==> flow/design.v <==
module fpu #(
    parameter DATA_WIDTH = 32,
    parameter INST_WIDTH = 1
)(
    input                   i_clk,
    input                   i_rst_n,
    input  [DATA_WIDTH-1:0] i_data_a,
    input  [DATA_WIDTH-1:0] i_data_b,
    input  [INST_WIDTH-1:0] i_inst,
    input                   i_valid,
    output [DATA_WIDTH-1:0] o_data,
    output                  o_valid
);
    reg [DATA_WIDTH-1:0] o_data_r, o_data_w; 
    reg                  o_valid_r, o_valid_w;
    wire [30:23]          i_expo_a, i_expo_b;
    wire [22:0]           i_frag_a, i_frag_b;
    reg [30:23]           i_expo_sub;
    reg [30:23]           o_expo;
    wire                  i_sign_a, i_sign_b;
    reg [46:0]            i_frag_aa, i_frag_bb;
    reg [23:0]            i_frag_a1, i_frag_b1;
    reg [46:0]            i_frag_af, i_frag_bf;
    reg [47:0]            i_frag_o, i_frag_ma, i_frag_mb;
    reg [22:0]            i_frag_oo;
    assign o_data = o_data_r;   
    assign o_valid = o_valid_r;
    assign i_expo_a = i_data_a[30:23];
    assign i_expo_b = i_data_b[30:23];
    assign i_frag_a = i_data_a[22:0];
    assign i_frag_b = i_data_b[22:0];
    assign i_sign_a = i_data_a[DATA_WIDTH-1];
    assign i_sign_b = i_data_b[DATA_WIDTH-1];
    always @(*) begin
        i_expo_sub = 8'd0;
        o_expo     = 8'd0;
        i_frag_aa  = 47'd0;
        i_frag_bb  = 47'd0;
        i_frag_a1  = 24'd0;
        i_frag_b1  = 24'd0;
        i_frag_af  = 47'd0;
        i_frag_bf  = 47'd0;
        i_frag_o   = 48'd0;
        i_frag_ma  = 48'd0;
        i_frag_mb  = 48'd0;
        i_frag_oo  = 23'd0;
        if (i_valid) begin     
            case (i_inst) 
                1'd0: begin   
                    i_frag_a1 = {1'b1, i_frag_a};
                    i_frag_b1 = {1'b1, i_frag_b};
                    if (i_expo_a > i_expo_b) begin 
                        i_expo_sub = i_expo_a - i_expo_b;
                        i_frag_bf = {i_frag_b1, 23'b0};
                        i_frag_bb = i_frag_bf >> i_expo_sub;
                        i_frag_aa = {i_frag_a1, 23'b0};
                        o_expo = i_expo_a;
                    end
                    else begin
                        i_expo_sub = i_expo_b - i_expo_a;
                        i_frag_af = {i_frag_a1, 23'b0};
                        i_frag_aa = i_frag_af >> i_expo_sub;
                        i_frag_bb = {i_frag_b1, 23'b0};
                        o_expo = i_expo_b;
                    end
                    if (i_sign_a ^ i_sign_b) begin                        
                        if (i_frag_aa > i_frag_bb) begin
                            i_frag_o = i_frag_aa - i_frag_bb;
                            o_data_w[DATA_WIDTH-1] = i_sign_a;
                        end
                        else begin
                            i_frag_o = i_frag_bb - i_frag_aa;
                            o_data_w[DATA_WIDTH-1] = i_sign_b;
                        end
                        if (i_frag_o[46] == 1) begin
                            if (i_frag_o[22] == 1)
                                o_data_w[22:0] = i_frag_o[45:23]+1;
                            else
                                o_data_w[22:0] = i_frag_o[45:23];
                            o_data_w[30:23] = o_expo;
                        end
                        else if (i_frag_o[45] == 1) begin
                            if (i_frag_o[21] == 1)
                                o_data_w[22:0] = i_frag_o[44:22]+1;
                            else
                                o_data_w[22:0] = i_frag_o[44:22];
                            o_data_w[30:23] = o_expo - 1;
                        end
                        else if (i_frag_o[44] == 1) begin
                            if (i_frag_o[20] == 1)
                                o_data_w[22:0] = i_frag_o[43:21]+1;
                            else
                                o_data_w[22:0] = i_frag_o[43:21];
                            o_data_w[30:23] = o_expo - 2;
                        end
                        else if (i_frag_o[43] == 1) begin
                            if (i_frag_o[19] == 1)
                                o_data_w[22:0] = i_frag_o[42:20]+1;
                            else
                                o_data_w[22:0] = i_frag_o[42:20];
                            o_data_w[30:23] = o_expo - 3;
                        end
                        else if (i_frag_o[42] == 1) begin
                            if (i_frag_o[18] == 1)
                                o_data_w[22:0] = i_frag_o[41:19]+1;
                            else
                                o_data_w[22:0] = i_frag_o[41:19];
                            o_data_w[30:23] = o_expo - 4;
                        end
                        else begin
                            o_data_w[22:0] = i_frag_o[39:17];
                            o_data_w[30:23] = o_expo;                               
                        end
                    end
                    else begin
                        i_frag_o = i_frag_aa + i_frag_bb;
                        if (i_frag_o[47] == 1) begin
                            if (i_frag_o[23] == 1)
                                o_data_w[22:0] = i_frag_o[46:24]+1;
                            else
                                o_data_w[22:0] = i_frag_o[46:24];
                            o_data_w[30:23] = o_expo + 1;
                        end
                        else if (i_frag_o[46] == 1) begin
                            if (i_frag_o[22] == 1)
                                o_data_w[22:0] = i_frag_o[45:23] + 1;
                            else
                                o_data_w[22:0] = i_frag_o[45:23];
                            o_data_w[30:23] = o_expo;
                        end
                        else begin
                            o_data_w[22:0] = i_frag_o[44:12];
                            o_data_w[30:23] = o_expo - 1;
                        end
                        o_data_w[DATA_WIDTH-1] = i_sign_a;
                    end
                    o_valid_w = 1;                    
                end
                1'd1: begin
                    o_expo = i_expo_a + i_expo_b - 127;
                    o_data_w[DATA_WIDTH-1] = i_sign_a ^ i_sign_b;
                    i_frag_ma[47:24] = 24'd0;
                    i_frag_ma[23] = 1;
                    i_frag_ma[22:0] = i_frag_a;
                    i_frag_mb[47:24] = 24'd0;
                    i_frag_mb[23] = 1;
                    i_frag_mb[22:0] = i_frag_b;
                    i_frag_o = i_frag_ma * i_frag_mb;
                    if (i_frag_o[22] && i_frag_o[21]) begin
                        i_frag_o[47:23] = i_frag_o[47:23] + 1;
                    end
                    else if (i_frag_o[22] && ~i_frag_o[21]) begin 
                        i_frag_o[20] = |i_frag_o[20:0]? 1 : 0;  
                        if (i_frag_o[20] == 1)
                            i_frag_o[47:23] = i_frag_o[47:23] + 1;
                        else if (i_frag_o[23] == 1)
                            i_frag_o[47:23] = i_frag_o[47:23] + 1;
                    end
                    if (i_frag_o[47] || ~i_frag_o[46]) begin
                        if (i_frag_o[47]) begin
                            i_frag_o = i_frag_o >> 1;
                            o_expo = o_expo + 1;   
                        end  
                        if (i_frag_o[22] && i_frag_o[21]) begin
                            i_frag_o[47:23] = i_frag_o[47:23] + 1;
                        end
                        else if (i_frag_o[22] && ~i_frag_o[21]) begin 
                            i_frag_o[20] = |i_frag_o[20:0]? 1 : 0;  
                            if (i_frag_o[20] == 1)
                                i_frag_o[47:23] = i_frag_o[47:23] + 1;
                            else if (i_frag_o[23] == 1)
                                i_frag_o[47:23] = i_frag_o[47:23] + 1;
                        end
                    end
                    o_data_w[22:0] = i_frag_o[45:23];
                    o_data_w[30:23] = o_expo;
                    o_valid_w = 1;    
                end
                default: begin
                    o_data_w     = 0;
                    o_valid_w    = 1;  
                end  
            endcase
        end else begin
            o_data_w     = 0; 
            o_valid_w    = 0;  
        end
    end
    always @(posedge i_clk or negedge i_rst_n) begin
        if(~i_rst_n) begin    
            o_data_r <= 0;
            o_valid_r <= 0;
        end else begin
            o_data_r <= o_data_w;
            o_valid_r <= o_valid_w;
        end
    end
endmodule
==> flow/run.sh <==
#!/bin/bash
# the make line also repeats each setting of config.mk as NAME=value (left out here)
make -C /OpenROAD-flow-scripts/flow DESIGN_CONFIG=/design/flow/config.mk WORK_HOME=/design/flow/orfs CLKGATE_MAP_FILE= finish
==> flow/config.mk <==
export PLATFORM = sky130hd
export DESIGN_NAME = fpu
export DESIGN_NICKNAME = fpu
export VERILOG_FILES = /design/flow/design.v
export SDC_FILE = /design/flow/constraint.sdc
export NUM_CORES = 4
export LEC_CHECK = 0
export ABC_AREA = 1
export CAP_MARGIN = 5
export CELL_PAD_IN_SITES_DETAIL_PLACEMENT = 1
export CELL_PAD_IN_SITES_GLOBAL_PLACEMENT = 3
export CORE_MARGIN = 6
export CORE_UTILIZATION = 62
export CTS_CLUSTER_DIAMETER = 399
export CTS_CLUSTER_SIZE = 18
export GPL_TIMING_DRIVEN = 1
export MAX_ROUTING_LAYER = met4
export MIN_ROUTING_LAYER = met2
export SETUP_SLACK_MARGIN = 3.98
export SLEW_MARGIN = 35
export TNS_END_PERCENT = 65
==> flow/constraint.sdc <==
create_clock -name core_clock -period 14.0 [get_ports {i_clk}]
set_input_delay 2.8000 -clock core_clock [delete_from_list [all_inputs] [get_ports {i_clk}]]
set_output_delay 2.8000 -clock core_clock [all_outputs]
set_load 0.01 [all_outputs]
==> ci_impl_report.md, run 1 <==
### Metrics collected by this job

| Metric | Value |
|---|---|
| Yosys Instances | `7232` |
| Number of warnings issued by yosys | `1` |
| Total of flip-flops plus latches after synthesis | `33` |
| Count of flip-flops with a built-in enable after synthesis | `0` |
| Cell Area, Synth | `42700 um2` |
| Die span in x | `274.4 um` |
| Post-Synthesis Mean Instance Area | `5.904 um2` |
| Synthesized instance count | `7232` |
| Mux share | `0.0002344` |
| Number of distinct library cells after synthesis | `63` |
| Chip Area, Yosys | `42700 um2` |
| Syn nets | `8096` |
| Top cell type by instance count after synthesis | `nand2_1` |
| Total core area | `67630 um2` |
| Top cell area share | `0.2274` |
| Cell row count | `95` |
| Synth Seq Share | `0.01934` |
| Async set-reset flop share out of synthesis | `1.000` |
| Simple-gate portion of the synthesized area | `0.3410` |
| Area leader, netlist | `fa_1` |
| Dominant register cell | `dfrtp_1` |
| Error text reported by the tool | `[ERROR GPL-0301] Utilization 160.581 % exceeds 100%.` |
| Area of the die | `between 70000 and 80000 um2` |
| Area fraction in full adders, half adders and majority gates | `0.3185` |
| Floorplan core density | `0.6313` |
| Vertical die dimension | `274.4 um` |
| Most numerous cell types in the synthesized netlist | `nand2_1 (2065), inv_1 (1561), nand3_1 (642)` |
| Top non-seq family | `simple AND/OR/NAND/NOR gates` |
| Exit stage | `global placement without I/O` |
| Xor/xnor share | `0.03628` |
| Run status | `aborted with a tool error` |
| Compound Share, Synth | `0.1119` |
| Top area cell types | `fa_1 (23%), nand2_1 (18%), inv_1 (14%)` |
==> run 2, diff against run 1 <==
ABC_AREA = unset   (was 1)
CAP_MARGIN = 20   (was 5)
CELL_PAD_IN_SITES_DETAIL_PLACEMENT = unset   (was 1)
CELL_PAD_IN_SITES_GLOBAL_PLACEMENT = unset   (was 3)
CORE_MARGIN = 2   (was 6)
CORE_UTILIZATION = 69   (was 62)
CTS_CLUSTER_DIAMETER = 334   (was 399)
CTS_CLUSTER_SIZE = 20   (was 18)
GPL_TIMING_DRIVEN = unset   (was 1)
MAX_ROUTING_LAYER = unset   (was met4)
MIN_ROUTING_LAYER = met1   (was met2)
PLACE_DENSITY_LB_ADDON = 0.09   (was unset)
SETUP_SLACK_MARGIN = unset   (was 3.98)
SLEW_MARGIN = 25   (was 35)
TNS_END_PERCENT = 100   (was 65)
clock period = 11.3 ns   (was 14.0 ns; I/O delays follow)
==> ci_impl_report.md, run 2 <==
### Metrics collected by this job

| Metric | Value |
|---|---|
| Run status | `aborted with a tool error` |
| Exit stage | `global routing` |
| Error text reported by the tool | `[ERROR GRT-0116] Global routing finished with congestion. Check the congestion regions in the DRC Viewer.` |
| Synthesized instance count | `5522 (-24%)` |
| Vertical die dimension | `248.6 um (-9.4%)` |
| Most numerous cell types in the synthesized netlist | `inv_1 (720), nand2_1 (641), fa_1 (485)` |
| Chip Area, Yosys | `41270 um2 (-3.4%)` |
| Hold bufs inserted after CTS | `0` |
| Cell row count | `89 (-6.3%)` |
| Number of buffers on the longest clock path | `2` |
| Post-Synthesis Mean Instance Area | `7.473 um2 (+27%)` |
| Top cell type by instance count after synthesis | `inv_1` |
| Total number of clock tree sinks | `33` |
| Syn nets | `6386 (-21%)` |
| Placed Instance Area | `52520 um2` |
| Total of flip-flops plus latches after synthesis | `33 (unchanged)` |
| Total global-route track usage | `0.9706` |
| Async set-reset flop share out of synthesis | `1.000 (unchanged)` |
| Compound Share, Synth | `0.2143 (+0.1024)` |
| Area leader, netlist | `fa_1` |
| Synth Seq Share | `0.02001 (+0.0006708)` |
| Inserted Clock Buffers | `5` |
| Area fraction in full adders, half adders and majority gates | `0.3296 (+0.01105)` |
| Dominant register cell | `dfrtp_1` |
| Total core area | `59020 um2 (-13%)` |
| Global route overflow | `between 2000 and 2500` |
| Count of flip-flops with a built-in enable after synthesis | `0 (unchanged)` |
| Floorplan core density | `0.6992 (+0.06790)` |
| Final weighted congestion of routability-driven global placement | `1.193` |
| Simple-gate portion of the synthesized area | `0.2342 (-0.1068)` |
| Number of warnings issued by yosys | `1 (unchanged)` |
| Top cell area share | `0.2353 (+0.007887)` |
| Number of distinct library cells after synthesis | `139 (+120%)` |
| Htree depth | `2` |
| Xor/xnor share | `0.06698 (+0.03070)` |
| HPWL reported at the end of detailed placement | `156300 um` |
| Area of the die | `61780 um2 (-18%)` |
| Top area cell types | `fa_1 (24%), ha_1 (9.4%), inv_1 (6.5%)` |
| Yosys Instances | `5522 (-24%)` |
| Cell Area, Synth | `41270 um2 (-3.4%)` |
| Top non-seq family | `adder cells` |
| I/O pin total | `101` |
| Mux share | `0.03299 (+0.03275)` |
| Clock root buffer | `clkbuf_16` |
| Number of buffers added on ports | `100` |
| Die span in x | `248.6 um (-9.4%)` |
| Post-Place Worst Slack | `-1.380 ns` |
==> run 2: what timing repair did <==
item,4_1_cts
setup buffers,103
resized,387
hold endpoints to repair,0
pin swaps,134
setup endpoints to repair,28
gates cloned,16
==> run 2: stage by stage <==
step | utilization | std cells
after floorplan | - | 5522
after detailed placement | 0.8898 | 7392
after global placement | 0.8898 | 7392
after CTS | 0.9282 | 7514
==> run 2: layer usage <==
layer	overflow	global-route usage
met1	124	0.9220
met2	1487	1.095
met3	125	0.8808
met4	710	1.030
met5	29	0.7151
==> run 3, diff against run 2 <==
CORE_UTILIZATION = 64   (was 69)
CTS_CLUSTER_SIZE = 40   (was 20)
clock period = 11.6 ns   (was 11.3 ns; I/O delays follow)
==> ci_impl_report.md, run 3 <==
### Metrics collected by this job

| Metric | Value |
|---|---|
| Run status | `aborted with a tool error` |
| Exit stage | `global routing` |
| Error text reported by the tool | `[ERROR GRT-0116] Global routing finished with congestion. Check the congestion regions in the DRC Viewer.` |
| Xor/xnor share | `0.06698 (unchanged)` |
| Total global-route track usage | `0.7856` |
| Compound Share, Synth | `0.2143 (unchanged)` |
| Simple-gate portion of the synthesized area | `0.2342 (unchanged)` |
| Hold bufs inserted after CTS | `0 (unchanged)` |
| Yosys Instances | `5522 (unchanged)` |
| Die span in x | `257.9 um (+3.8%)` |
| Post-Synthesis Mean Instance Area | `7.473 um2 (unchanged)` |
| Number of warnings issued by yosys | `1 (unchanged)` |
| Top area cell types | `fa_1 (24%), ha_1 (9.4%), inv_1 (6.5%)` |
| Number of buffers added on ports | `100 (unchanged)` |
| Area fraction in full adders, half adders and majority gates | `0.3296 (unchanged)` |
| Synth Seq Share | `0.02001 (unchanged)` |
| Total number of clock tree sinks | `33 (unchanged)` |
| Number of distinct library cells after synthesis | `139 (unchanged)` |
| Top non-seq family | `adder cells` |
| Total placed cells including tap cells | `7483 (+1.2%)` |
| Vertical die dimension | `257.9 um (+3.8%)` |
| Top cell area share | `0.2353 (unchanged)` |
| Most numerous cell types in the synthesized netlist | `inv_1 (720), nand2_1 (641), fa_1 (485)` |
| Area leader, netlist | `fa_1` |
| Final weighted congestion of routability-driven global placement | `1.159 (-2.9%)` |
| Count of flip-flops with a built-in enable after synthesis | `0 (unchanged)` |
| Inserted Clock Buffers | `5 (unchanged)` |
| Htree depth | `2 (unchanged)` |
| Cell row count | `93 (+4.5%)` |
| Number of buffers on the longest clock path | `2 (unchanged)` |
| Total core area | `64120 um2 (+8.6%)` |
| Synthesized instance count | `5522 (unchanged)` |
| Syn nets | `6386 (unchanged)` |
| Total of flip-flops plus latches after synthesis | `33 (unchanged)` |
| Mux share | `0.03299 (unchanged)` |
| Floorplan core density | `0.6436 (-0.05558)` |
| Cell Area, Synth | `41270 um2 (unchanged)` |
| Top cell type by instance count after synthesis | `inv_1` |
| Area of the die | `66530 um2 (+7.7%)` |
| Global route overflow | `12` |
| Clock root buffer | `clkbuf_16` |
| I/O pin total | `101 (unchanged)` |
| Async set-reset flop share out of synthesis | `1.000 (unchanged)` |
| Chip Area, Yosys | `41270 um2 (unchanged)` |
| Dominant register cell | `dfrtp_1` |
| HPWL reported at the end of detailed placement | `153200 um (-2.0%)` |
## run 3: metrics by stage
| stage | setup WS [ns] | TNS [ns] | instance area (um2) | utilization |
|---|---|---|---|---|
| 2_1_floorplan | -0.2365 | -0.8632 | 41900 | - |
| 3_3_place_gp | -0.8373 | -12.82 | 52660 | 0.8213 |
| 3_5_place_dp | -0.9658 | -18.18 | 52660 | 0.8213 |
| 4_1_cts | -0.1167 | -0.2045 | 54560 | 0.8509 |
## run 3: metal layers
layer  GRT overflow  GRT usage
met4              5     0.7582
met5              0     0.3761
met1              0     0.7840
met2              6     0.9382
met3              1     0.6606
## run 3: what timing repair did
item / 4_1_cts
setup endpoints to repair: 24
gates cloned: 13
pin swaps: 123
setup buffers: 117
gates resized: 333
==> run 4, diff against run 3 <==
CORE_UTILIZATION = 40   (was 64)
CTS_CLUSTER_DIAMETER = unset   (was 334)
CTS_CLUSTER_SIZE = unset   (was 40)
GPL_ROUTABILITY_DRIVEN = 0   (was unset)
HOLD_SLACK_MARGIN = -0.07   (was unset)
MIN_ROUTING_LAYER = met2   (was met1)
PLACE_DENSITY_LB_ADDON = 0.05   (was 0.09)
SLEW_MARGIN = 20   (was 25)
TNS_END_PERCENT = 20   (was 100)
clock period = 11.0 ns   (was 11.6 ns; I/O delays follow)
==> ci_impl_report.md, run 4 <==
### Metrics collected by this job

| Metric | Value |
|---|---|
| Top cell area share | `0.2353 (unchanged)` |
| Dominant register cell | `dfrtp_1` |
| Run status | `aborted with a tool error` |
| Area of the die | `105800 um2 (+59%)` |
| Most numerous cell types in the synthesized netlist | `inv_1 (720), nand2_1 (641), fa_1 (485)` |
| Simple-gate portion of the synthesized area | `0.2342 (unchanged)` |
| Mux share | `0.03299 (unchanged)` |
| Top cell type by instance count after synthesis | `inv_1` |
| Total core area | `102000 um2 (+59%)` |
| Global route overflow | `6` |
| I/O pin total | `101 (unchanged)` |
| Top area cell types | `fa_1 (24%), ha_1 (9.4%), inv_1 (6.5%)` |
| Syn nets | `6386 (unchanged)` |
| Xor/xnor share | `0.06698 (unchanged)` |
| Synth Seq Share | `0.02001 (unchanged)` |
| Exit stage | `global routing` |
| Synthesized instance count | `5522 (unchanged)` |
| Error text reported by the tool | `[ERROR GRT-0232] Routing congestion too high. Check the congestion heatmap in the GUI.` |
| Post-Synthesis Mean Instance Area | `7.473 um2 (unchanged)` |
| Top non-seq family | `adder cells` |
| Cell row count | `117 (+26%)` |
| Total global-route track usage | `0.6343` |
| Clock root buffer | `clkbuf_16` |
| Vertical die dimension | `325.2 um (+26%)` |
| Cell Area, Synth | `41270 um2 (unchanged)` |
| Compound Share, Synth | `0.2143 (unchanged)` |
| Total number of clock tree sinks | `33 (unchanged)` |
| Async set-reset flop share out of synthesis | `1.000 (unchanged)` |
| Total of flip-flops plus latches after synthesis | `33 (unchanged)` |
| Number of buffers added on ports | `100 (unchanged)` |
| Post-Place Worst Slack | `-1.439 ns (-0.4735 ns)` |
| Count of flip-flops with a built-in enable after synthesis | `0 (unchanged)` |
| Number of buffers on the longest clock path | `2 (unchanged)` |
| HPWL reported at the end of detailed placement | `165400 um (+8.0%)` |
| Number of distinct library cells after synthesis | `139 (unchanged)` |
| Floorplan core density | `0.4044 (-0.2392)` |
| Chip Area, Yosys | `41270 um2 (unchanged)` |
| Number of warnings issued by yosys | `1 (unchanged)` |
| Htree depth | `2 (unchanged)` |
| Die span in x | `325.2 um (+26%)` |
| Yosys Instances | `5522 (unchanged)` |
| Inserted Clock Buffers | `5 (unchanged)` |
| Area fraction in full adders, half adders and majority gates | `0.3296 (unchanged)` |
| Area leader, netlist | `fa_1` |
[run 4: what timing repair did]
item                                    in CTS
setup buffers                              104
gates resized                              272
pin swaps                                   73
hold buffers                                 0
endpoints found under the setup margin      31
cloned                                      12
[run 4: per-layer routing]
metal,overflow,GRT usage
met1,-,-
met2,0,0.6739
met3,0,0.7569
met4,6,0.3823
met5,0,0.4719
[run 4: through the flow]
| step | cells | utilization | setup TNS [ns] | cell area, um2 |
|---|---|---|---|---|
| after global placement | 8287 | 0.5435 | -32.25 | 55450 |
| after CTS | 8409 | 0.5637 | -9.512 | 57510 |
| after floorplan | 5522 | - | -7.967 | 41890 |
| after detailed placement | 8287 | 0.5435 | -35.45 | 55450 |
==> run 5, diff against run 4 <==
CORE_UTILIZATION = 68   (was 40)
CTS_CLUSTER_SIZE = 24   (was unset)
GPL_ROUTABILITY_DRIVEN = unset   (was 0)
HOLD_SLACK_MARGIN = unset   (was -0.07)
MIN_ROUTING_LAYER = unset   (was met2)
PLACE_DENSITY_LB_ADDON = unset   (was 0.05)
SETUP_SLACK_MARGIN = -0.73   (was unset)
TNS_END_PERCENT = unset   (was 20)
clock period = 9.38 ns   (was 11.0 ns; I/O delays follow)
==> ci_impl_report.md, run 5 <==
### Metrics collected by this job

| Metric | Value |
|---|---|
| Floorplan core density | `0.6863 (+0.2818)` |
| Number of buffers added on ports | `100 (unchanged)` |
| Xor/xnor share | `0.06698 (unchanged)` |
| Synthesized instance count | `5522 (unchanged)` |
| Dominant register cell | `dfrtp_1` |
| Area of the die | `62670 um2 (-41%)` |
| Count of flip-flops with a built-in enable after synthesis | `0 (unchanged)` |
| Yosys Instances | `5522 (unchanged)` |
| Syn nets | `6386 (unchanged)` |
| Area leader, netlist | `fa_1` |
| Chip Area, Yosys | `41270 um2 (unchanged)` |
| HPWL reported at the end of detailed placement | `180200 um (+8.9%)` |
| Clock root buffer | `clkbuf_16` |
| Vertical die dimension | `250.3 um (-23%)` |
| Number of warnings issued by yosys | `1 (unchanged)` |
| Number of buffers on the longest clock path | `2 (unchanged)` |
| Top cell area share | `0.2353 (unchanged)` |
| Top cell type by instance count after synthesis | `inv_1` |
| Cell row count | `90 (-23%)` |
| Hold bufs inserted after CTS | `0 (unchanged)` |
| Final weighted congestion of routability-driven global placement | `1.242` |
| Compound Share, Synth | `0.2143 (unchanged)` |
| Top area cell types | `fa_1 (24%), ha_1 (9.4%), inv_1 (6.5%)` |
| Htree depth | `2 (unchanged)` |
| Die span in x | `250.3 um (-23%)` |
| Synth Seq Share | `0.02001 (unchanged)` |
| Simple-gate portion of the synthesized area | `0.2342 (unchanged)` |
| Placed Instance Area | `55790 um2 (+0.61%)` |
| Cell Area, Synth | `41270 um2 (unchanged)` |
| Total global-route track usage | `0.9859` |
| Run status | `aborted with a tool error` |
| Area fraction in full adders, half adders and majority gates | `0.3296 (unchanged)` |
| Total number of clock tree sinks | `33 (unchanged)` |
| Total of flip-flops plus latches after synthesis | `33 (unchanged)` |
| Top non-seq family | `adder cells` |
| Exit stage | `global routing` |
| Mux share | `0.03299 (unchanged)` |
| Async set-reset flop share out of synthesis | `1.000 (unchanged)` |
| Inserted Clock Buffers | `5 (unchanged)` |
| Number of distinct library cells after synthesis | `139 (unchanged)` |
| Post-Synthesis Mean Instance Area | `7.473 um2 (unchanged)` |
| Most numerous cell types in the synthesized netlist | `inv_1 (720), nand2_1 (641), fa_1 (485)` |
| Total core area | `60130 um2 (-41%)` |
| Error text reported by the tool | `[ERROR GRT-0116] Global routing finished with congestion. Check the congestion regions in the DRC Viewer.` |
| Global route overflow | `about 3500` |
| I/O pin total | `101 (unchanged)` |
-- run 5: routing by layer --
layer / track usage / GRT overflow
met1: 0.9156 / 85
met2: 1.177 / 2441
met3: 0.8328 / 89
met4: 1.073 / 873
met5: 0.6819 / 15
-- run 5: repair_timing --
item,4_1_cts
setup endpoints to repair,31
buffers inserted,85
pin swaps,126
cloned,4
resized,569
-- run 5: stage by stage --
| stage | utilization | std cells | setup slack (ns) | TNS, ns |
|---|---|---|---|---|
| global placement | 0.9278 | 7808 | -2.141 | -58.32 |
| detailed placement | 0.9278 | 7808 | -2.871 | -78.90 |
| floorplan | - | 5522 | -1.938 | -38.74 |
| CTS | 0.9496 | 7852 | -1.821 | -45.66 |
==> run 6, diff against run 5 <==
CAP_MARGIN = 10   (was 20)
CORE_UTILIZATION = 72   (was 68)
CTS_CLUSTER_SIZE = 36   (was 24)
SETUP_SLACK_MARGIN = unset   (was -0.73)
clock period = 11.7 ns   (was 9.38 ns; I/O delays follow)
==> ci_impl_report.md, run 6 <==
### Metrics collected by this job

| Metric | Value |
|---|---|
| Run status | `aborted with a tool error` |
| Exit stage | `global routing` |
| Error text reported by the tool | `[ERROR GRT-0116] Global routing finished with congestion. Check the congestion regions in the DRC Viewer.` |
| Htree depth | `2 (unchanged)` |
| Most numerous cell types in the synthesized netlist | `inv_1 (720), nand2_1 (641), fa_1 (485)` |
| Top non-seq family | `adder cells` |
| Area of the die | `59250 um2 (-5.5%)` |
| Top cell type by instance count after synthesis | `inv_1` |
| Total number of clock tree sinks | `33 (unchanged)` |
| Die span in x | `243.4 um (-2.8%)` |
| Async set-reset flop share out of synthesis | `1.000 (unchanged)` |
| Top area cell types | `fa_1 (24%), ha_1 (9.4%), inv_1 (6.5%)` |
| Xor/xnor share | `0.06698 (unchanged)` |
| Number of warnings issued by yosys | `1 (unchanged)` |
| Number of distinct library cells after synthesis | `139 (unchanged)` |
| Hold bufs inserted after CTS | `0 (unchanged)` |
| Cell row count | `87 (-3.3%)` |
| Placed Instance Area | `52310 um2 (-6.3%)` |
| Dominant register cell | `dfrtp_1` |
| Total global-route track usage | `1.035` |
| Chip Area, Yosys | `41270 um2 (unchanged)` |
| Global route overflow | `4953` |
| Vertical die dimension | `243.4 um (-2.8%)` |
| Mux share | `0.03299 (unchanged)` |
| Synthesized instance count | `5522 (unchanged)` |
| Clock root buffer | `clkbuf_16` |
| Yosys Instances | `5522 (unchanged)` |
| Count of flip-flops with a built-in enable after synthesis | `0 (unchanged)` |
| HPWL reported at the end of detailed placement | `171100 um (-5.0%)` |
| Floorplan core density | `0.7304 (+0.04418)` |
| I/O pin total | `101 (unchanged)` |
| Final weighted congestion of routability-driven global placement | `1.269 (+2.1%)` |
| Area fraction in full adders, half adders and majority gates | `0.3296 (unchanged)` |
| Number of buffers on the longest clock path | `2 (unchanged)` |
| Total of flip-flops plus latches after synthesis | `33 (unchanged)` |
| Post-Synthesis Mean Instance Area | `7.473 um2 (unchanged)` |
| Synth Seq Share | `0.02001 (unchanged)` |
| Simple-gate portion of the synthesized area | `0.2342 (unchanged)` |
| Total core area | `56500 um2 (-6.0%)` |
| Area leader, netlist | `fa_1` |
| Inserted Clock Buffers | `5 (unchanged)` |
| Compound Share, Synth | `0.2143 (unchanged)` |
| Number of buffers added on ports | `100 (unchanged)` |
| Top cell area share | `0.2353 (unchanged)` |
| Cell Area, Synth | `41270 um2 (unchanged)` |
| Syn nets | `6386 (unchanged)` |
## run 6: layer usage
layer,global-route usage,overflow
met1,0.9219,150
met2,1.287,3547
met3,0.8634,149
met4,1.129,1084
met5,0.7451,23
## run 6: what timing repair did
item / in CTS
resized: 240
pin swaps: 73
buffers inserted: 105
gates cloned: 14
setup endpoints to repair: 28
endpoints found under the hold margin: 0
## run 6: stage by stage
step	hold slack [ns]	setup TNS (ns)	std cells	setup WS (ns)	utilization
detailed placement	2.808	-22.53	7346	-1.024	0.9258
global placement	2.770	-5.930	7346	-0.4495	0.9258
CTS	2.506	0	7473	0.0003588	0.9606
floorplan	2.044	-0.4684	5522	-0.1565	-
==> run 7, diff against run 6 <==
CAP_MARGIN = 20   (was 10)
CORE_ASPECT_RATIO = 0.76   (was unset)
CORE_UTILIZATION = 66   (was 72)
CTS_CLUSTER_DIAMETER = 251   (was unset)
CTS_CLUSTER_SIZE = 97   (was 36)
PLACE_DENSITY = 0.36   (was unset)
TNS_END_PERCENT = 10   (was unset)
clock period = 7.68 ns   (was 11.7 ns; I/O delays follow)
==> ci_impl_report.md, run 7 <==
### Metrics collected by this job

| Metric | Value |
|---|---|
| Cell Area, Synth | `41270 um2 (unchanged)` |
| Exit stage | `global routing` |
| Yosys Instances | `5522 (unchanged)` |
| Top area cell types | `fa_1 (24%), ha_1 (9.4%), inv_1 (6.5%)` |
| Top cell area share | `0.2353 (unchanged)` |
| Global route overflow | `~1500` |
| Vertical die dimension | `222.0 um (-8.8%)` |
| Dominant register cell | `dfrtp_1` |
| Die span in x | `290.8 um (+19%)` |
| Inserted Clock Buffers | `5 (unchanged)` |
| Simple-gate portion of the synthesized area | `0.2342 (unchanged)` |
| Number of buffers added on ports | `100 (unchanged)` |
| Final weighted congestion of routability-driven global placement | `1.201 (-5.3%)` |
| Hold bufs inserted after CTS | `0 (unchanged)` |
| Htree depth | `2 (unchanged)` |
| Count of flip-flops with a built-in enable after synthesis | `0 (unchanged)` |
| Number of distinct library cells after synthesis | `139 (unchanged)` |
| Most numerous cell types in the synthesized netlist | `inv_1 (720), nand2_1 (641), fa_1 (485)` |
| Post-Synthesis Mean Instance Area | `7.473 um2 (unchanged)` |
| Compound Share, Synth | `0.2143 (unchanged)` |
| Top cell type by instance count after synthesis | `inv_1` |
| Total of flip-flops plus latches after synthesis | `33 (unchanged)` |
| Number of warnings issued by yosys | `1 (unchanged)` |
| Xor/xnor share | `0.06698 (unchanged)` |
| Area of the die | `64560 um2 (+9.0%)` |
| I/O pin total | `101 (unchanged)` |
| Total core area | `61480 um2 (+8.8%)` |
| Clock root buffer | `clkbuf_16` |
| Mux share | `0.03299 (unchanged)` |
| Synthesized instance count | `5522 (unchanged)` |
| Synth Seq Share | `0.02001 (unchanged)` |
| Error text reported by the tool | `[ERROR GRT-0116] Global routing finished with congestion. Check the congestion regions in the DRC Viewer.` |
| Area fraction in full adders, half adders and majority gates | `0.3296 (unchanged)` |
| Async set-reset flop share out of synthesis | `1.000 (unchanged)` |
| Cell row count | `79 (-9.2%)` |
| Total number of clock tree sinks | `33 (unchanged)` |
| Total global-route track usage | `0.9226` |
| Top non-seq family | `adder cells` |
| Floorplan core density | `0.6712 (-0.05924)` |
| Run status | `aborted with a tool error` |
| Syn nets | `6386 (unchanged)` |
| HPWL reported at the end of detailed placement | `165800 um (-3.1%)` |
| Area leader, netlist | `fa_1` |
| Number of buffers on the longest clock path | `2 (unchanged)` |
| Chip Area, Yosys | `41270 um2 (unchanged)` |
## run 7: timing repair
action | 4_1_cts
gates resized | 310
pin swaps | 82
buffers inserted | 93
gates cloned | 9
setup endpoints to repair | 32
## run 7: per-layer routing
metal	overflow	track usage
met1	97	0.9075
met3	109	0.8423
met5	8	0.6556
met2	810	1.026
met4	462	0.9321
## run 7: through the flow
stage | std cells | cell area, um2 | util | setup WS, ns
floorplan | 5522 | 41890 | - | -3.373
global placement | 7840 | 55720 | 0.9063 | -3.798
detailed placement | 7840 | 55720 | 0.9063 | -4.471
CTS | 7950 | 57480 | 0.9349 | -3.298
==> run 8, diff against run 7 <==
CORE_ASPECT_RATIO = unset   (was 0.76)
SETUP_SLACK_MARGIN = -0.89   (was unset)
TNS_END_PERCENT = 15   (was 10)
clock period = 9.27 ns   (was 7.68 ns; I/O delays follow)
==> ci_impl_report.md, run 8 <==
### Metrics collected by this job

| Metric | Value |
|---|---|
| Die span in x | `254.1 um (-13%)` |
| Cell Area, Synth | `41270 um2 (unchanged)` |
| Hold bufs inserted after CTS | `0 (unchanged)` |
| Total core area | `61710 um2 (+0.37%)` |
| Number of buffers added on ports | `100 (unchanged)` |
| Top area cell types | `fa_1 (24%), ha_1 (9.4%), inv_1 (6.5%)` |
| Number of buffers on the longest clock path | `2 (unchanged)` |
| Total of flip-flops plus latches after synthesis | `33 (unchanged)` |
| Count of flip-flops with a built-in enable after synthesis | `0 (unchanged)` |
| Floorplan core density | `0.6687 (-0.002504)` |
| Total number of clock tree sinks | `33 (unchanged)` |
| Dominant register cell | `dfrtp_1` |
| Compound Share, Synth | `0.2143 (unchanged)` |
| Cell row count | `91 (+15%)` |
| Simple-gate portion of the synthesized area | `0.2342 (unchanged)` |
| Mux share | `0.03299 (unchanged)` |
| HPWL reported at the end of detailed placement | `169000 um (+1.9%)` |
| Exit stage | `global routing` |
| Xor/xnor share | `0.06698 (unchanged)` |
| Most numerous cell types in the synthesized netlist | `inv_1 (720), nand2_1 (641), fa_1 (485)` |
| Htree depth | `2 (unchanged)` |
| Synthesized instance count | `5522 (unchanged)` |
| Syn nets | `6386 (unchanged)` |
| Error text reported by the tool | `[ERROR GRT-0116] Global routing finished with congestion. Check the congestion regions in the DRC Viewer.` |
| Post-Place Worst Slack | `-3.059 ns (+1.412 ns)` |
| Total global-route track usage | `0.7997` |
| Global route overflow | `approximately 150` |
| Inserted Clock Buffers | `5 (unchanged)` |
| Top cell area share | `0.2353 (unchanged)` |
| Async set-reset flop share out of synthesis | `1.000 (unchanged)` |
| Synth Seq Share | `0.02001 (unchanged)` |
| Top non-seq family | `adder cells` |
| Final weighted congestion of routability-driven global placement | `1.268 (+5.6%)` |
| Run status | `aborted with a tool error` |
| Area leader, netlist | `fa_1` |
| Top cell type by instance count after synthesis | `inv_1` |
| Clock root buffer | `clkbuf_16` |
| Number of distinct library cells after synthesis | `139 (unchanged)` |
| Area of the die | `64540 um2 (about the same)` |
| Number of warnings issued by yosys | `1 (unchanged)` |
| Yosys Instances | `5522 (unchanged)` |
| Vertical die dimension | `254.1 um (+14%)` |
| Post-Synthesis Mean Instance Area | `7.473 um2 (unchanged)` |
| Area fraction in full adders, half adders and majority gates | `0.3296 (unchanged)` |
| I/O pin total | `101 (unchanged)` |
| Chip Area, Yosys | `41270 um2 (unchanged)` |
==> run 8: stage by stage <==
stage,instance area [um2],instances
global placement,55670,7867
floorplan,41890,5522
detailed placement,55670,7867
CTS,56080,7895
==> run 8: routing by layer <==
layer	GRT usage	GRT overflow
met4	0.7714	77
met3	0.6839	3
met5	0.5104	1
met2	0.9388	68
met1	0.7924	4
==> run 8: what timing repair did <==
item                       in CTS
pin swaps                      68
buffers inserted               50
setup endpoints to repair      31
gates resized                 376
gates cloned                    3
==> run 9, diff against run 8 <==
ABC_AREA = 1   (was unset)
CORE_UTILIZATION = 58   (was 66)
CTS_CLUSTER_DIAMETER = 334   (was 251)
CTS_CLUSTER_SIZE = unset   (was 97)
MIN_ROUTING_LAYER = met1   (was unset)
PLACE_DENSITY = unset   (was 0.36)
PLACE_DENSITY_LB_ADDON = 0.09   (was unset)
SETUP_SLACK_MARGIN = 1.85   (was -0.89)
SLEW_MARGIN = 25   (was 20)
TNS_END_PERCENT = 100   (was 15)
clock period = 6.74 ns   (was 9.27 ns; I/O delays follow)
==> ci_impl_report.md, run 9 <==
### Metrics collected by this job

| Metric | Value |
|---|---|
| Run status | `aborted with a tool error` |
| Exit stage | `global routing` |
| Error text reported by the tool | `[ERROR GRT-0116] Global routing finished with congestion. Check the congestion regions in the DRC Viewer.` |
| Yosys Instances | `7232 (+31%)` |
| Cell row count | `99 (+8.8%)` |
| Die span in x | `275.3 um (+8.4%)` |
| Global route overflow | `146` |
| Post-Place Worst Slack | `-3.793 ns (-0.7349 ns)` |
| Inserted Clock Buffers | `5 (unchanged)` |
| Number of warnings issued by yosys | `1 (unchanged)` |
| Total of flip-flops plus latches after synthesis | `33 (unchanged)` |
| Placed Instance Area | `56860 um2 (+2.1%)` |
| Total core area | `72960 um2 (+18%)` |
| Count of flip-flops with a built-in enable after synthesis | `0 (unchanged)` |
| Floorplan core density | `0.5852 (-0.08347)` |
| Total global-route track usage | `0.7393` |
| Post-Synthesis Mean Instance Area | `5.904 um2 (-21%)` |
| Number of buffers added on ports | `100 (unchanged)` |
| Simple-gate portion of the synthesized area | `0.3410 (+0.1068)` |
| Top non-seq family | `simple AND/OR/NAND/NOR gates` |
| Top area cell types | `fa_1 (23%), nand2_1 (18%), inv_1 (14%)` |
| Vertical die dimension | `275.3 um (+8.4%)` |
| Top cell area share | `0.2274 (-0.007887)` |
| Compound Share, Synth | `0.1119 (-0.1024)` |
| Async set-reset flop share out of synthesis | `1.000 (unchanged)` |
| Clock root buffer | `clkbuf_16` |
| Top cell type by instance count after synthesis | `nand2_1` |
| I/O pin total | `101 (unchanged)` |
| Htree depth | `2 (unchanged)` |
| Area leader, netlist | `fa_1` |
| Chip Area, Yosys | `42700 um2 (+3.5%)` |
| Synth Seq Share | `0.01934 (-0.0006708)` |
| Number of buffers on the longest clock path | `2 (unchanged)` |
| Number of distinct library cells after synthesis | `63 (-55%)` |
| Area of the die | `75800 um2 (+17%)` |
| Area fraction in full adders, half adders and majority gates | `0.3185 (-0.01105)` |
| Mux share | `0.0002344 (-0.03275)` |
| Total number of clock tree sinks | `33 (unchanged)` |
| Cell Area, Synth | `42700 um2 (+3.5%)` |
| HPWL reported at the end of detailed placement | `160600 um (-5.0%)` |
| Most numerous cell types in the synthesized netlist | `nand2_1 (2065), inv_1 (1561), nand3_1 (642)` |
| Xor/xnor share | `0.03628 (-0.03070)` |
| Dominant register cell | `dfrtp_1` |
| Syn nets | `8096 (+27%)` |
| Synthesized instance count | `7232 (+31%)` |
| Final weighted congestion of routability-driven global placement | `1.151 (-9.3%)` |
[run 9: stage by stage]
stage	hold WS (ns)	std cells
floorplan	1.052	7232
global placement	1.780	9617
detailed placement	1.785	9617
CTS	1.493	9787
[run 9: timing repair]
item                                    in CTS
buffers inserted                           131
hold buffers                                 0
endpoints found under the setup margin      32
hold endpoints to repair                     0
resized                                    609
pin swaps                                  185
gates cloned                                31
[run 9: per-layer routing]
layer / track usage / overflow
met5: 0.2487 / 0
met4: 0.7169 / 78
met3: 0.5601 / 3
met2: 0.9105 / 64
met1: 0.7621 / 1
==> run 10, diff against run 9 <==
CORE_UTILIZATION = 72   (was 58)
CTS_CLUSTER_DIAMETER = 217   (was 334)
CTS_CLUSTER_SIZE = 100   (was unset)
MIN_ROUTING_LAYER = unset   (was met1)
PLACE_DENSITY_LB_ADDON = unset   (was 0.09)
SETUP_SLACK_MARGIN = unset   (was 1.85)
SLEW_MARGIN = 20   (was 25)
TNS_END_PERCENT = 5   (was 100)
clock period = 15.7 ns   (was 6.74 ns; I/O delays follow)
==> ci_impl_report.md, run 10 <==
## Implementation flow summary

| Metric | Value |
|---|---|
| Worst EP arrival | `~14 ns` |
| End of the critical path | `o_data_r[18]` |
| Syn nets | `8096 (unchanged)` |
| Vertical die dimension | `247.5 um (-10%)` |
| Xor/xnor share | `0.03628 (unchanged)` |
| Placed Instance Area | `44010 um2 (-23%)` |
| Worst hold slack across all endpoints | `3.271 ns` |
| Number of warnings the tools reported | `98` |
| Critical Path RT | `15.88 ns` |
| Inserted Clock Buffers | `5 (unchanged)` |
| Number of buffers added on ports | `100 (unchanged)` |
| Total of flip-flops plus latches after synthesis | `33 (unchanged)` |
| Die span in x | `247.5 um (-10%)` |
| Relative max-transition margin | `0.1666` |
| Area fraction in full adders, half adders and majority gates | `0.3185 (unchanged)` |
| Most numerous cell types in the synthesized netlist | `nand2_1 (2065), inv_1 (1561), nand3_1 (642)` |
| Avg Vias per Cell | `around 6.3` |
| Number of antenna violations at the first check in global routing | `6` |
| Mux share | `0.0002344 (unchanged)` |
| Fin crit period | `around 14 ns` |
| Fin nets | `approximately 8000` |
| Clk pin slew, worst setup/hold paths | `0.06 ns` |
| Antenna violation net count after detailed routing | `0` |
| Area of the die | `61270 um2 (-19%)` |
| Critical path endpoint category | `flip-flop` |
| Global route overflow | `0` |
| Max-slew violations | `0` |
| Synth Seq Share | `0.01934 (unchanged)` |
| Largest net degree at the start of global routing | `105` |
| Iteration tally of the first detailed-router pass | `20` |
| Post-Synthesis Mean Instance Area | `5.904 um2 (unchanged)` |
| Layout Cell Area excl Fill | `44170 um2` |
| Final weighted congestion of routability-driven global placement | `1.174 (+2.0%)` |
| Total core area | `58800 um2 (-19%)` |
| Synthesized instance count | `7232 (unchanged)` |
| Number of design rule violations left after detail routing | `0` |
| Top non-seq family | `simple AND/OR/NAND/NOR gates` |
| Post-layout worst setup margin | `1.422 ns` |
| Count of flip-flops with a built-in enable after synthesis | `0 (unchanged)` |
| Initial DRC count | `7348` |
| Number of buffers on the longest clock path | `2 (unchanged)` |
| Async set-reset flop share out of synthesis | `1.000 (unchanged)` |
| Total global-route track usage | `0.5515` |
| Chip Area, Yosys | `42700 um2 (unchanged)` |
| Upper clock frequency limit | `approximately 70 MHz` |
| Average routed wire per standard cell | `21.59 um` |
| Area leader, netlist | `fa_1` |
| HPWL reported at the end of detailed placement | `136200 um (-15%)` |
| Floorplan core density | `0.7262 (+0.1410)` |
| Wire length of the first global-routing pass | `259500 um` |
| Worst hold-check path type | `primary input to async pin` |
| Number of warnings issued by yosys | `1 (unchanged)` |
| Total vias in the final route | `roughly 50000` |
| Setup TNS | `0 ns` |
| Path length in cells of the critical path | `52` |
| Largest stage delay, worst path | `0.88 ns` |
| Slew of the pin with the lowest slew margin | `1.246 ns` |
| CP most frequent cell | `nand2_1` |
| Family with the most delay on the worst path | `buffers and inverters` |
| Clock root buffer | `clkbuf_16` |
| I/O pin total | `101 (unchanged)` |
| Number of endpoints with negative hold slack in the final report | `0` |
| Total placed cells including tap cells | `7896 (-18%)` |
| CTS tree | `yes` |
| Final Core Density | `0.7512` |
| Number of cells in the finished layout apart from fillers | `7909` |
| Max-Cap Viols | `0` |
| Setup Viol. Count Final | `0` |
| Number of distinct library cells after synthesis | `63 (unchanged)` |
| Unrepaired setup endpoints after global routing | `no` |
| Crit Path Class | `primary input to flip-flop` |
| Cts repair resizes | `0 (-100%)` |
| Buffers inserted by post-CTS timing repair | `0 (-100%)` |
| Library cell contributing the largest single delay on the critical path | `buf_4` |
| Buffer-and-inverter tally for the worst setup path | `15` |
| Top area cell types | `fa_1 (23%), nand2_1 (18%), inv_1 (14%)` |
| Htree depth | `2 (unchanged)` |
| Hold bufs inserted after CTS | `0 (unchanged)` |
| Run status | `timing/DRC/antenna clean` |
| Part of the cycle the worst path needs | `0.9094` |
| Total number of clock tree sinks | `33 (unchanged)` |
| Vias in the first global route | `48300` |
| Top cell area share | `0.2274 (unchanged)` |
| Dominant register cell | `dfrtp_1` |
| CP startpoint | `i_data_a[23]` |
| Post-Place Worst Slack | `1.606 ns (+5.399 ns)` |
| Wirelength, routed | `170800 um` |
| Cell Area, Synth | `42700 um2 (unchanged)` |
| Element type at the critical path start | `primary input` |
| Cell row count | `89 (-10%)` |
| Top cell type by instance count after synthesis | `nand2_1` |
| Area Growth Syn to Fin | `3.437%` |
| Simple-gate portion of the synthesized area | `0.3410 (unchanged)` |
| Critical path peak fanout | `between 100 and 150` |
| Compound Share, Synth | `0.1119 (unchanged)` |
| Yosys Instances | `7232 (unchanged)` |
==> run 10: cell type report <==
class                           count  area (um2)
Multi-Input combinational cell   5293       34520
Clock inverter                      2       10.01
Clock buffer                        6       128.9
Sequential cell                    33       825.8
Inverter                         1613        6058
Antenna cell                        4       10.01
Fill cell                        4719       14630
Timing Repair Buffer              185        1644
Tap cell                          773       967.2
==> run 10: per-layer routing <==
metal | vias to the layer above | GRT usage | wire (um)
met4 | 8 | 0.4535 | 18290
met5 | - | 0.005564 | 77
met1 | 22220 | 0.6320 | 55400
met2 | 4423 | 0.8211 | 69920
li1 | 21850 | - | -
met3 | 1331 | 0.2059 | 27090
==> run 11, diff against run 10 <==
ABC_AREA = unset   (was 1)
CORE_UTILIZATION = 63   (was 72)
CTS_CLUSTER_DIAMETER = 334   (was 217)
CTS_CLUSTER_SIZE = unset   (was 100)
MAX_ROUTING_LAYER = met4   (was unset)
MIN_ROUTING_LAYER = met1   (was unset)
PLACE_DENSITY_LB_ADDON = 0.09   (was unset)
SETUP_SLACK_MARGIN = 2.5   (was unset)
SLEW_MARGIN = 25   (was 20)
TNS_END_PERCENT = 100   (was 5)
clock period = 13.9 ns   (was 15.7 ns; I/O delays follow)
==> ci_impl_report.md, run 11 <==
### Metrics collected by this job

| Metric | Value |
|---|---|
| Total number of clock tree sinks | `33 (unchanged)` |
| Number of distinct library cells after synthesis | `139 (+120%)` |
| Die span in x | `259.9 um (+5.0%)` |
| Final weighted congestion of routability-driven global placement | `1.083 (-7.8%)` |
| Top cell type by instance count after synthesis | `inv_1` |
| Mux share | `0.03299 (+0.03275)` |
| Most numerous cell types in the synthesized netlist | `inv_1 (720), nand2_1 (641), fa_1 (485)` |
| Syn nets | `6386 (-21%)` |
| Total global-route track usage | `0.9141` |
| Post-Synthesis Mean Instance Area | `7.473 um2 (+27%)` |
| Post-Place Worst Slack | `0.03576 ns (-1.570 ns)` |
| Number of buffers on the longest clock path | `2 (unchanged)` |
| Run status | `aborted with a tool error` |
| Cell Area, Synth | `41270 um2 (-3.4%)` |
| Error text reported by the tool | `[ERROR GRT-0232] Routing congestion too high. Check the congestion heatmap in the GUI.` |
| I/O pin total | `101 (unchanged)` |
| Compound Share, Synth | `0.2143 (+0.1024)` |
| Number of warnings issued by yosys | `1 (unchanged)` |
| Synthesized instance count | `5522 (-24%)` |
| Count of flip-flops with a built-in enable after synthesis | `0 (unchanged)` |
| Simple-gate portion of the synthesized area | `0.2342 (-0.1068)` |
| HPWL reported at the end of detailed placement | `145900 um (+7.1%)` |
| Clock root buffer | `clkbuf_16` |
| Hold bufs inserted after CTS | `0 (unchanged)` |
| Area of the die | `67570 um2 (+10%)` |
| Total of flip-flops plus latches after synthesis | `33 (unchanged)` |
| Dominant register cell | `dfrtp_1` |
| Top area cell types | `fa_1 (24%), ha_1 (9.4%), inv_1 (6.5%)` |
| Chip Area, Yosys | `41270 um2 (-3.4%)` |
| Yosys Instances | `5522 (-24%)` |
| Total core area | `64580 um2 (+9.8%)` |
| Top non-seq family | `adder cells` |
| Vertical die dimension | `259.9 um (+5.0%)` |
| Synth Seq Share | `0.02001 (+0.0006708)` |
| Area fraction in full adders, half adders and majority gates | `0.3296 (+0.01105)` |
| Top cell area share | `0.2353 (+0.007887)` |
| Xor/xnor share | `0.06698 (+0.03070)` |
| Cell row count | `93 (+4.5%)` |
| Placed Instance Area | `45300 um2 (+2.9%)` |
| Exit stage | `global routing` |
| Htree depth | `2 (unchanged)` |
| Global route overflow | `1265` |
| Area leader, netlist | `fa_1` |
| Inserted Clock Buffers | `5 (unchanged)` |
| Floorplan core density | `0.6390 (-0.08721)` |
| Number of buffers added on ports | `100 (unchanged)` |
| Async set-reset flop share out of synthesis | `1.000 (unchanged)` |
-- run 11: through the flow --
stage               instances
floorplan                5522
global placement         6560
detailed placement       6560
CTS                      6705
-- run 11: metal layers --
layer / track usage / GRT overflow
met4: 0.8966 / 310
met5: - / -
met1: 0.9016 / 152
met3: 0.8141 / 137
met2: 1.013 / 666
-- run 11: what timing repair did --
action                     in CTS
gates resized                 647
cloned                         15
pin swaps                     128
buffers inserted              122
hold endpoints to repair        0
setup endpoints to repair      31
==> run 12, diff against run 11 <==
ABC_AREA = 1   (was unset)
CORE_UTILIZATION = 66   (was 63)
CTS_CLUSTER_DIAMETER = 373   (was 334)
CTS_CLUSTER_SIZE = 98   (was unset)
MAX_ROUTING_LAYER = unset   (was met4)
MIN_ROUTING_LAYER = unset   (was met1)
PLACE_DENSITY = 0.36   (was unset)
PLACE_DENSITY_LB_ADDON = unset   (was 0.09)
SETUP_SLACK_MARGIN = unset   (was 2.5)
SLEW_MARGIN = 20   (was 25)
TNS_END_PERCENT = unset   (was 100)
clock period = 2.69 ns   (was 13.9 ns; I/O delays follow)
==> ci_impl_report.md, run 12 <==
### Metrics collected by this job

| Metric | Value |
|---|---|
| I/O pin total | `101 (unchanged)` |
| Yosys Instances | `7232 (+31%)` |
| Top cell area share | `0.2274 (-0.007887)` |
| Inserted Clock Buffers | `5 (unchanged)` |
| Area fraction in full adders, half adders and majority gates | `0.3185 (-0.01105)` |
| HPWL reported at the end of detailed placement | `165400 um (+13%)` |
| Total placed cells including tap cells | `9542 (+45%)` |
| Number of distinct library cells after synthesis | `63 (-55%)` |
| Cell Area, Synth | `42700 um2 (+3.5%)` |
| Vertical die dimension | `258.4 um (-0.61%)` |
| Global route overflow | `3789` |
| Total number of clock tree sinks | `33 (unchanged)` |
| Top cell type by instance count after synthesis | `nand2_1` |
| Synthesized instance count | `7232 (+31%)` |
| Async set-reset flop share out of synthesis | `1.000 (unchanged)` |
| Post-Synthesis Mean Instance Area | `5.904 um2 (-21%)` |
| Mux share | `0.0002344 (-0.03275)` |
| Syn nets | `8096 (+27%)` |
| Die span in x | `258.4 um (-0.61%)` |
| Htree depth | `2 (unchanged)` |
| Error text reported by the tool | `[ERROR GRT-0116] Global routing finished with congestion. Check the congestion regions in the DRC Viewer.` |
| Floorplan core density | `0.6648 (+0.02576)` |
| Area of the die | `66740 um2 (-1.2%)` |
| Chip Area, Yosys | `42700 um2 (+3.5%)` |
| Simple-gate portion of the synthesized area | `0.3410 (+0.1068)` |
| Cell row count | `93 (unchanged)` |
| Xor/xnor share | `0.03628 (-0.03070)` |
| Compound Share, Synth | `0.1119 (-0.1024)` |
| Total global-route track usage | `0.9882` |
| Clock root buffer | `clkbuf_16` |
| Final weighted congestion of routability-driven global placement | `1.238 (+14%)` |
| Top non-seq family | `simple AND/OR/NAND/NOR gates` |
| Count of flip-flops with a built-in enable after synthesis | `0 (unchanged)` |
| Total of flip-flops plus latches after synthesis | `33 (unchanged)` |
| Run status | `aborted with a tool error` |
| Number of buffers added on ports | `100 (unchanged)` |
| Exit stage | `global routing` |
| Total core area | `64230 um2 (-0.54%)` |
| Area leader, netlist | `fa_1` |
| Most numerous cell types in the synthesized netlist | `nand2_1 (2065), inv_1 (1561), nand3_1 (642)` |
| Number of warnings issued by yosys | `1 (unchanged)` |
| Dominant register cell | `dfrtp_1` |
| Hold bufs inserted after CTS | `0 (unchanged)` |
| Number of buffers on the longest clock path | `2 (unchanged)` |
| Top area cell types | `fa_1 (23%), nand2_1 (18%), inv_1 (14%)` |
| Synth Seq Share | `0.01934 (-0.0006708)` |
## run 12: routing by layer
layer,global-route usage,overflow
met1,0.9118,170
met3,0.8588,130
met4,1.072,956
met5,0.7194,30
met2,1.167,2503
## run 12: per-stage QoR
step	utilization	area, um2	setup slack, ns
after CTS	0.9385	60280	-6.278
after detailed placement	0.8882	57050	-7.448
after global placement	0.8882	57050	-6.840
after floorplan	-	43780	-5.614
## run 12: repair_timing
item	CTS
endpoints found under the setup margin	32
cloned	24
pin swaps	126
gates resized	505
setup buffers	148
==> run 13, diff against run 12 <==
ABC_AREA = unset   (was 1)
CELL_PAD_IN_SITES_GLOBAL_PLACEMENT = 2   (was unset)
CORE_ASPECT_RATIO = 0.77   (was unset)
CORE_UTILIZATION = 48   (was 66)
CTS_CLUSTER_DIAMETER = unset   (was 373)
CTS_CLUSTER_SIZE = unset   (was 98)
GPL_ROUTABILITY_DRIVEN = 0   (was unset)
MIN_ROUTING_LAYER = met2   (was unset)
PLACE_DENSITY = 0.45   (was 0.36)
SLEW_MARGIN = 25   (was 20)
clock period = 13.0 ns   (was 2.69 ns; I/O delays follow)
==> ci_impl_report.md, run 13 <==
### Metrics collected by this job

| Metric | Value |
|---|---|
| Run status | `aborted with a tool error` |
| Exit stage | `global routing` |
| Error text reported by the tool | `[ERROR GRT-0116] Global routing finished with congestion. Check the congestion regions in the DRC Viewer.` |
| Compound Share, Synth | `0.2143 (+0.1024)` |
| Placed Instance Area | `47900 um2 (-16%)` |
| Count of flip-flops with a built-in enable after synthesis | `0 (unchanged)` |
| Clock root buffer | `clkbuf_16` |
| Vertical die dimension | `261.3 um (+1.1%)` |
| Inserted Clock Buffers | `5 (unchanged)` |
| Top area cell types | `fa_1 (24%), ha_1 (9.4%), inv_1 (6.5%)` |
| Most numerous cell types in the synthesized netlist | `inv_1 (720), nand2_1 (641), fa_1 (485)` |
| Number of buffers added on ports | `100 (unchanged)` |
| Htree depth | `2 (unchanged)` |
| Post-Place Worst Slack | `-0.4079 ns (+7.040 ns)` |
| Async set-reset flop share out of synthesis | `1.000 (unchanged)` |
| I/O pin total | `101 (unchanged)` |
| Cell row count | `94 (+1.1%)` |
| Mux share | `0.03299 (+0.03275)` |
| Number of warnings issued by yosys | `1 (unchanged)` |
| Total number of clock tree sinks | `33 (unchanged)` |
| Floorplan core density | `0.4840 (-0.1808)` |
| Area of the die | `88350 um2 (+32%)` |
| Cell Area, Synth | `41270 um2 (-3.4%)` |
| Area leader, netlist | `fa_1` |
| Area fraction in full adders, half adders and majority gates | `0.3296 (+0.01105)` |
| Post-Synthesis Mean Instance Area | `7.473 um2 (+27%)` |
| Total core area | `85270 um2 (+33%)` |
| Total global-route track usage | `0.7643` |
| Dominant register cell | `dfrtp_1` |
| Top cell type by instance count after synthesis | `inv_1` |
| Top cell area share | `0.2353 (+0.007887)` |
| Synthesized instance count | `5522 (-24%)` |
| Yosys Instances | `5522 (-24%)` |
| Total of flip-flops plus latches after synthesis | `33 (unchanged)` |
| Xor/xnor share | `0.06698 (+0.03070)` |
| Die span in x | `338.1 um (+31%)` |
| Top non-seq family | `adder cells` |
| Simple-gate portion of the synthesized area | `0.2342 (-0.1068)` |
| Number of distinct library cells after synthesis | `139 (+120%)` |
| Chip Area, Yosys | `41270 um2 (-3.4%)` |
| Syn nets | `6386 (-21%)` |
| Number of buffers on the longest clock path | `2 (unchanged)` |
| Synth Seq Share | `0.02001 (+0.0006708)` |
| Global route overflow | `251` |
| HPWL reported at the end of detailed placement | `148200 um (-10%)` |
[run 13: metal layers]
| metal | global-route usage | GRT overflow |
|---|---|---|
| met3 | 0.9003 | 200 |
| met5 | 0.6901 | 47 |
| met1 | - | - |
| met2 | 0.7963 | 2 |
| met4 | 0.4797 | 2 |
[run 13: what timing repair did]
item / CTS
setup endpoints to repair: 2
gates resized: 1
hold buffers: 0
buffers inserted: 0
[run 13: through the flow]
stage,std cells,util
CTS,7118,0.5637
detailed placement,7110,0.5617
global placement,7110,0.5614
floorplan,5522,-
==> run 14, diff against run 13 <==
CELL_PAD_IN_SITES_GLOBAL_PLACEMENT = unset   (was 2)
CORE_ASPECT_RATIO = unset   (was 0.77)
CORE_UTILIZATION = 66   (was 48)
CTS_CLUSTER_SIZE = 100   (was unset)
GPL_ROUTABILITY_DRIVEN = unset   (was 0)
MIN_ROUTING_LAYER = unset   (was met2)
PLACE_DENSITY = 0.37   (was 0.45)
SLEW_MARGIN = 20   (was 25)
clock period = 12.1 ns   (was 13.0 ns; I/O delays follow)
==> ci_impl_report.md, run 14 <==
### Metrics collected by this job

| Metric | Value |
|---|---|
| Cell Area, Synth | `41270 um2 (unchanged)` |
| Area of the die | `64540 um2 (-27%)` |
| Top area cell types | `fa_1 (24%), ha_1 (9.4%), inv_1 (6.5%)` |
| Synthesized instance count | `5522 (unchanged)` |
| HPWL reported at the end of detailed placement | `144900 um (-2.2%)` |
| Top cell type by instance count after synthesis | `inv_1` |
| Number of buffers added on ports | `100 (unchanged)` |
| Total number of clock tree sinks | `33 (unchanged)` |
| Htree depth | `2 (unchanged)` |
| Count of flip-flops with a built-in enable after synthesis | `0 (unchanged)` |
| Number of buffers on the longest clock path | `2 (unchanged)` |
| Post-Synthesis Mean Instance Area | `7.473 um2 (unchanged)` |
| Hold bufs inserted after CTS | `0 (unchanged)` |
| Die span in x | `254.1 um (-25%)` |
| Run status | `aborted with a tool error` |
| I/O pin total | `101 (unchanged)` |
| Cell row count | `91 (-3.2%)` |
| Mux share | `0.03299 (unchanged)` |
| Dominant register cell | `dfrtp_1` |
| Most numerous cell types in the synthesized netlist | `inv_1 (720), nand2_1 (641), fa_1 (485)` |
| Synth Seq Share | `0.02001 (unchanged)` |
| Area leader, netlist | `fa_1` |
| Async set-reset flop share out of synthesis | `1.000 (unchanged)` |
| Chip Area, Yosys | `41270 um2 (unchanged)` |
| Number of distinct library cells after synthesis | `139 (unchanged)` |
| Exit stage | `global routing` |
| Total of flip-flops plus latches after synthesis | `33 (unchanged)` |
| Total core area | `61710 um2 (-28%)` |
| Number of warnings issued by yosys | `1 (unchanged)` |
| Compound Share, Synth | `0.2143 (unchanged)` |
| Xor/xnor share | `0.06698 (unchanged)` |
| Total global-route track usage | `0.7842` |
| Top non-seq family | `adder cells` |
| Clock root buffer | `clkbuf_16` |
| Area fraction in full adders, half adders and majority gates | `0.3296 (unchanged)` |
| Inserted Clock Buffers | `5 (unchanged)` |
| Yosys Instances | `5522 (unchanged)` |
| Floorplan core density | `0.6687 (+0.1847)` |
| Final weighted congestion of routability-driven global placement | `1.162` |
| Vertical die dimension | `254.1 um (-2.8%)` |
| Syn nets | `6386 (unchanged)` |
| Error text reported by the tool | `[ERROR GRT-0232] Routing congestion too high. Check the congestion heatmap in the GUI.` |
| Top cell area share | `0.2353 (unchanged)` |
| Total placed cells including tap cells | `7052 (-0.82%)` |
| Simple-gate portion of the synthesized area | `0.2342 (unchanged)` |
| Global route overflow | `about 70` |
| Post-Place Worst Slack | `-0.5890 ns (-0.1811 ns)` |
[run 14: what timing repair did]
| action | in CTS |
|---|---|
| resized | 41 |
| endpoints found under the setup margin | 17 |
| cloned | 2 |
| pin swaps | 27 |
| setup buffers | 26 |
[run 14: layer usage]
layer,GRT usage,overflow
met3,0.6413,2
met4,0.7803,37
met1,0.7882,2
met2,0.9244,31
met5,0.4448,0
[run 14: stage by stage]
stage	area, um2	setup TNS [ns]
after floorplan	41590	0
after global placement	49490	-13.49
after detailed placement	49490	-7.933
after CTS	50070	0
==> run 15, diff against run 14 <==
CTS_CLUSTER_SIZE = 74   (was 100)
PLACE_DENSITY = unset   (was 0.37)
SETUP_SLACK_MARGIN = 2.23   (was unset)
clock period = 13.1 ns   (was 12.1 ns; I/O delays follow)
==> ci_impl_report.md, run 15 <==
### Metrics collected by this job

| Metric | Value |
|---|---|
| I/O pin total | `101 (unchanged)` |
| Synthesized instance count | `5522 (unchanged)` |
| Placed Instance Area | `47410 um2 (-4.2%)` |
| Exit stage | `global routing` |
| Floorplan core density | `0.6687 (unchanged)` |
| Number of buffers on the longest clock path | `2 (unchanged)` |
| Vertical die dimension | `254.1 um (unchanged)` |
| Top area cell types | `fa_1 (24%), ha_1 (9.4%), inv_1 (6.5%)` |
| Synth Seq Share | `0.02001 (unchanged)` |
| Run status | `aborted with a tool error` |
| Number of distinct library cells after synthesis | `139 (unchanged)` |
| Async set-reset flop share out of synthesis | `1.000 (unchanged)` |
| Xor/xnor share | `0.06698 (unchanged)` |
| Area of the die | `64540 um2 (unchanged)` |
| Cell row count | `91 (unchanged)` |
| Global route overflow | `86` |
| Most numerous cell types in the synthesized netlist | `inv_1 (720), nand2_1 (641), fa_1 (485)` |
| Yosys Instances | `5522 (unchanged)` |
| Die span in x | `254.1 um (unchanged)` |
| Number of warnings issued by yosys | `1 (unchanged)` |
| Area leader, netlist | `fa_1` |
| Total core area | `61710 um2 (unchanged)` |
| Chip Area, Yosys | `41270 um2 (unchanged)` |
| Final weighted congestion of routability-driven global placement | `1.152 (-0.84%)` |
| Top cell type by instance count after synthesis | `inv_1` |
| Htree depth | `2 (unchanged)` |
| Top cell area share | `0.2353 (unchanged)` |
| Inserted Clock Buffers | `5 (unchanged)` |
| Top non-seq family | `adder cells` |
| Count of flip-flops with a built-in enable after synthesis | `0 (unchanged)` |
| Dominant register cell | `dfrtp_1` |
| HPWL reported at the end of detailed placement | `148200 um (+2.3%)` |
| Area fraction in full adders, half adders and majority gates | `0.3296 (unchanged)` |
| Compound Share, Synth | `0.2143 (unchanged)` |
| Cell Area, Synth | `41270 um2 (unchanged)` |
| Mux share | `0.03299 (unchanged)` |
| Post-Synthesis Mean Instance Area | `7.473 um2 (unchanged)` |
| Simple-gate portion of the synthesized area | `0.2342 (unchanged)` |
| Error text reported by the tool | `[ERROR GRT-0116] Global routing finished with congestion. Check the congestion regions in the DRC Viewer.` |
| Total number of clock tree sinks | `33 (unchanged)` |
| Clock root buffer | `clkbuf_16` |
| Number of buffers added on ports | `100 (unchanged)` |
| Syn nets | `6386 (unchanged)` |
| Total of flip-flops plus latches after synthesis | `33 (unchanged)` |
| Total global-route track usage | `0.7483` |
[run 15: timing repair]
action | 4_1_cts
pin swaps | 123
hold buffers | 0
cloned | 29
gates resized | 527
setup endpoints to repair | 31
buffers inserted | 158
[run 15: routing by layer]
layer / track usage / overflow
met1: 0.7612 / 0
met2: 0.9098 / 50
met3: 0.6002 / 2
met4: 0.6956 / 34
met5: 0.3583 / 0
[run 15: per-stage QoR]
stage	std cells	setup TNS, ns	setup slack, ns
after floorplan	5522	0	1.038
after global placement	6791	0	0.09920
after detailed placement	6791	-0.4275	-0.1647
after CTS	6986	0	1.260
